Design DT, start of the top module:
module DT(
        input                   clk,
        input                   reset,
        output                  done,
        output                  sti_rd,
        output  [9:0]           sti_addr,
        input   [15:0]          sti_di,
        output                  res_wr,
        output                  res_rd,
        output  reg [13:0]      res_addr,
        output  reg [7:0]       res_do,
        input   [7:0]           res_di
        );
For scale: ~1,600 cells after synthesis, ~140 flip-flops, about 62 I/O pins.
export LEC_CHECK = 0
export ABC_AREA = 1
export CAP_MARGIN = 35
export CELL_PAD_IN_SITES_GLOBAL_PLACEMENT = 0
export CORE_MARGIN = 3
export CORE_UTILIZATION = 59
export GPL_TIMING_DRIVEN = 1
export HOLD_SLACK_MARGIN = -0.09
export MAX_ROUTING_LAYER = met5
export PLACE_DENSITY = 0.67
export SETUP_SLACK_MARGIN = -0.52
export SLEW_MARGIN = 10
export TNS_END_PERCENT = 20
create_clock -name core_clock -period 5.28 [get_ports {clk}]
run.sh (not shown) runs the stock make flow with config.mk's settings and CLKGATE_MAP_FILE=.
The baseline completed, yet does not pass: setup timing.
Next try:
Settings changed: ABC_AREA 1 to unset, CAP_MARGIN 35 to 20, CELL_PAD_IN_SITES_GLOBAL_PLACEMENT 0 to unset, CORE_MARGIN 3 to 2, CORE_UTILIZATION 59 to 63, GPL_TIMING_DRIVEN 1 to unset, HOLD_SLACK_MARGIN -0.09 to unset, MAX_ROUTING_LAYER met5 to unset, PLACE_DENSITY 0.67 to unset, SETUP_SLACK_MARGIN -0.52 to unset, SLEW_MARGIN 10 to 20, TNS_END_PERCENT 20 to 5.
Clock period 5.28 ns to 7.26 ns, I/O delays scaled along.
=> The changed run ran to the end with violations: setup timing; wire length came out lower by 14%; first-iteration DRC count fell by 16%; cell area shrinks by 7.4%; hold slack improved by 0.031 ns; final cell count is lower by 24%; global-route usage goes down by 0.45 points.
Next try:
Settings changed: ABC_AREA set to 1, CORE_UTILIZATION 63 to 66, CTS_CLUSTER_DIAMETER set to 213, TNS_END_PERCENT 5 to unset.
Clock period 7.26 ns to 7.13 ns, I/O delays scaled along.
After rerunning:
- The new run finished with timing, DRC and antenna clean
- die area goes up by 1.2%
- non-clock buffer count shrinks by 8
- clock power is lower by 2.7%
- synthesized cell count rose by 31%
- routed wire length climbs by 16%
- power is lower by 3.3%
- critical path depth climbs by 3


DT again, from the RTL that the note above started with.
## DT
module DT(
        input                   clk,
        input                   reset,
        output                  done,
        output                  sti_rd,
        output  [9:0]           sti_addr,
        input   [15:0]          sti_di,
        output                  res_wr,
        output                  res_rd,
        output  reg [13:0]      res_addr,
        output  reg [7:0]       res_do,
        input   [7:0]           res_di
        );
==> flow/config.mk <==
export PLATFORM = sky130hd
export DESIGN_NAME = DT
export DESIGN_NICKNAME = DT
export VERILOG_FILES = /design/flow/design.v
export SDC_FILE = /design/flow/constraint.sdc
export NUM_CORES = 4
export LEC_CHECK = 0
export ABC_AREA = 1
export CAP_MARGIN = 20
export CORE_ASPECT_RATIO = 0.72
export CORE_MARGIN = 2
export CORE_UTILIZATION = 72
export CTS_CLUSTER_DIAMETER = 396
export CTS_CLUSTER_SIZE = 18
export PLACE_DENSITY_LB_ADDON = 0.01
export SETUP_SLACK_MARGIN = 1.15
export SLEW_MARGIN = 20
==> flow/constraint.sdc <==
create_clock -name core_clock -period 3.85 [get_ports {clk}]
set_input_delay 0.7700 -clock core_clock [delete_from_list [all_inputs] [get_ports {clk}]]
set_output_delay 0.7700 -clock core_clock [all_outputs]
set_load 0.01 [all_outputs]
The first run stopped in clock tree synthesis.
Edit:
Settings changed: ABC_AREA 1 to default, CORE_ASPECT_RATIO 0.72 to default, CORE_UTILIZATION 72 to 21, CTS_CLUSTER_DIAMETER 396 to default, CTS_CLUSTER_SIZE 18 to default, PLACE_DENSITY_LB_ADDON 0.01 to default, SETUP_SLACK_MARGIN 1.15 to default.
Clock period 3.85 ns to 8.62 ns, I/O delays scaled along.
What happened: The changed run finished clean. Die size increases to 3.1 times its value. Synthesized cell count decreases by 24%. Area after synthesis decreases by 5.7%.
Edit:
Settings changed: ABC_AREA from default to 1, CORE_UTILIZATION 21 to 68, SETUP_SLACK_MARGIN from default to -0.26.
Clock period 8.62 ns to 6.06 ns, I/O delays scaled along.
Outcome: This time the run finished with setup timing left; cell count rises slightly; count of clock-buffer cells in the layout stays the same; via count rises by a quarter to a third; routed wire length rises by a quarter to a third; register-to-register slack degrades by 2.3 ns; die size falls by well over a third; total power rises by a quarter to a third; clock power rises by about a fifth; clock skew is about the same; utilization rises by 59 points.


## job 101
Starting RTL as in the previous note.
clock: 8.03 ns
lec_check: 0
abc_area: 0
cap_margin: 5
cell_pad_in_sites_global_placement: 3
core_margin: 5
core_utilization: 40
cts_cluster_diameter: 198
cts_cluster_size: 24
gpl_routability_driven: 0
max_routing_layer: met4
place_density: 0.41
slew_margin: 30
Both conditions hold for job 101: the flow ran to the end and the final layout passed the timing, DRC and antenna checks.
Setup changes, job 101 to job 102
Settings: MAX_ROUTING_LAYER: met4 -> unset; CTS_CLUSTER_SIZE: 24 -> unset; CTS_CLUSTER_DIAMETER: 198 -> unset; CELL_PAD_IN_SITES_GLOBAL_PLACEMENT: 3 -> unset; CAP_MARGIN: 5 -> 20; PLACE_DENSITY: 0.41 -> unset; GPL_ROUTABILITY_DRIVEN: 0 -> unset; ABC_AREA: 0 -> unset; SLEW_MARGIN: 30 -> 20; CORE_MARGIN: 5 -> 2; the clock period (ns, I/O delays scaled along): 8.03 -> 8.62.
Results
Every stage of the flow completed for job 102, and the final layout passed the timing, DRC and antenna checks.
Diff job 102 and job 101: total via count after detailed routing higher in job 102
Compared with job 101, in job 102 number of clock buffers in the layout higher, ratio of final minimum period to clock period higher, cell area lower.


Setup of sierra:
Starting RTL as in the previous note.
clock: 5.28 ns
lec_check: 0
abc_area: 1
cap_margin: 15
cell_pad_in_sites_global_placement: 0
core_margin: 3
core_utilization: 59
cts_cluster_size: 48
gpl_timing_driven: 1
max_routing_layer: met4
min_routing_layer: met2
place_density: 0.67
setup_slack_margin: -0.52
slew_margin: 10
tns_end_percent: 90
Complete run, failing final checks: sierra, reason setup timing.
Edits applied to the flow inputs when going from sierra to amber:
- a change of CAP_MARGIN from 15 to 20
- a deleted MIN_ROUTING_LAYER that had been met2
- a change of CTS_CLUSTER_SIZE from 48 to 57
- an added HOLD_SLACK_MARGIN of 0.16
- a change of SETUP_SLACK_MARGIN from -0.52 to -0.15
- a change of CORE_MARGIN from 3 to 2
- a change of CORE_UTILIZATION from 59 to 72
- a change of TNS_END_PERCENT from 90 to 20
- a deleted PLACE_DENSITY that had been 0.67
- an added PLACE_DENSITY_LB_ADDON of 0.12
- a change of the clock period (ns, I/O delays scaled along) from 5.28 to 7.63
==> results <==
- Summary of the comparison: routability-driven placement congestion ratio is lower in amber, relative to sierra.
- The core of amber is more densely filled than that of sierra.
- Post-cts gate resize count delta for amber relative to sierra: 86 lower
- On amber: die area is about 20% lower than what sierra gave.
- Post-route standard cell area excluding fillers delta for amber relative to sierra: about 5% lower
- For amber, the critical path's slowest cell was clkdlybuf4s50_1, unlike sierra, where it was edfxtp_1.
- Number of filler cells placed in the layout ends up lower on amber.
- Of sierra and amber, only amber finishes the flow clean.
- The layout from sierra, despite a flow that completed every stage, fails the layout checks, with the failing checks listed as setup timing.
- Taking sierra as the reference, in amber number of stages on the worst setup path down about 16%, remaining max-slew budget at the tightest pin grew by 1.5 points, worst setup slack higher, fraction of power consumed by combinational cells saw an increase.
- amber — total internal power 0.62 mW lower, sierra as reference
The following lists how violet was set up differently from amber:
- SETUP_SLACK_MARGIN changed from -0.15 to 0.79
- PLACE_DENSITY newly set to 0.37
- HOLD_SLACK_MARGIN removed (was 0.16)
- SLEW_MARGIN changed from 10 to 20
- CELL_PAD_IN_SITES_GLOBAL_PLACEMENT removed (was 0)
- MAX_ROUTING_LAYER removed (was met4)
- TNS_END_PERCENT removed (was 20)
- CTS_CLUSTER_SIZE changed from 57 to 24
- PLACE_DENSITY_LB_ADDON removed (was 0.12)
- GPL_TIMING_DRIVEN removed (was 1)
- the clock period (ns, I/O delays scaled along) changed from 7.63 to 7.13
==> results <==
Diff amber and violet: worst setup slack after placement lower in violet
Any difference in die outline height between violet and amber is small enough to ignore.
Taking amber as the reference, in violet chip area now sits at about the same level, count of placed standard cells including taps now sits at about the same level.
Comparing amber and violet, the lower final RePlAce weighted congestion was measured on violet.
The count of cells resized by post-cts repair of violet exceeds that of amber by 102.
Out of amber and violet, the only run to close with the timing, DRC and antenna checks passing was amber.
The flow ended early for violet: it failed with a tool error in global routing.
Going from amber to violet, tally of buffers added on design ports has remained practically unchanged; post-placement cell area barely changed; register area share after synthesis held.
### violet -> garnet
- SETUP_SLACK_MARGIN now -0.22, was 0.79
- CORE_UTILIZATION now 68, was 72
- CTS_CLUSTER_SIZE no longer set, was 24
- PLACE_DENSITY no longer set, was 0.37
- the clock period (ns, I/O delays scaled along) now 6.23, was 7.13
Findings:
- garnet completed end to end; final checks failed (setup timing).
- Of garnet and violet, the lower post-detailed-placement half-perimeter wirelength belongs to violet.
- violet → garnet: site row count saw an increase; die area saw an increase.
- Relative to violet, the pre-placement core utilization of garnet is lower by 5.2 points.
- Re post-synth net total: no difference whatsoever between violet and garnet.
- Netlist area before placement of violet is on par with garnet.
- Compared with violet, in garnet horizontal die size went up 2.8%, post-cts sizing count decreased 40%.
What pepper does differently from garnet at the input level:
- an added CTS_CLUSTER_SIZE of 98
- a change of CORE_UTILIZATION from 68 to 72
- a change of SETUP_SLACK_MARGIN from -0.22 to 1.04
- a change of the clock period (ns, I/O delays scaled along) from 6.23 to 8.33
Findings:
- Between garnet and pepper, overall die height decreased.
- pepper -> garnet: number of buffers inserted by hold repair at cts delta 0, exact match
- Die size, pepper and garnet: larger value in garnet
- Of garnet and pepper, only pepper never reached the final stage.
- Nothing crashed in garnet and all stages finished; the problem is that the final layout failed, the offending checks being setup timing.
- The worst slack at placement of pepper was superior to that of garnet.
Power is estimated from default activity; no workload was simulated.
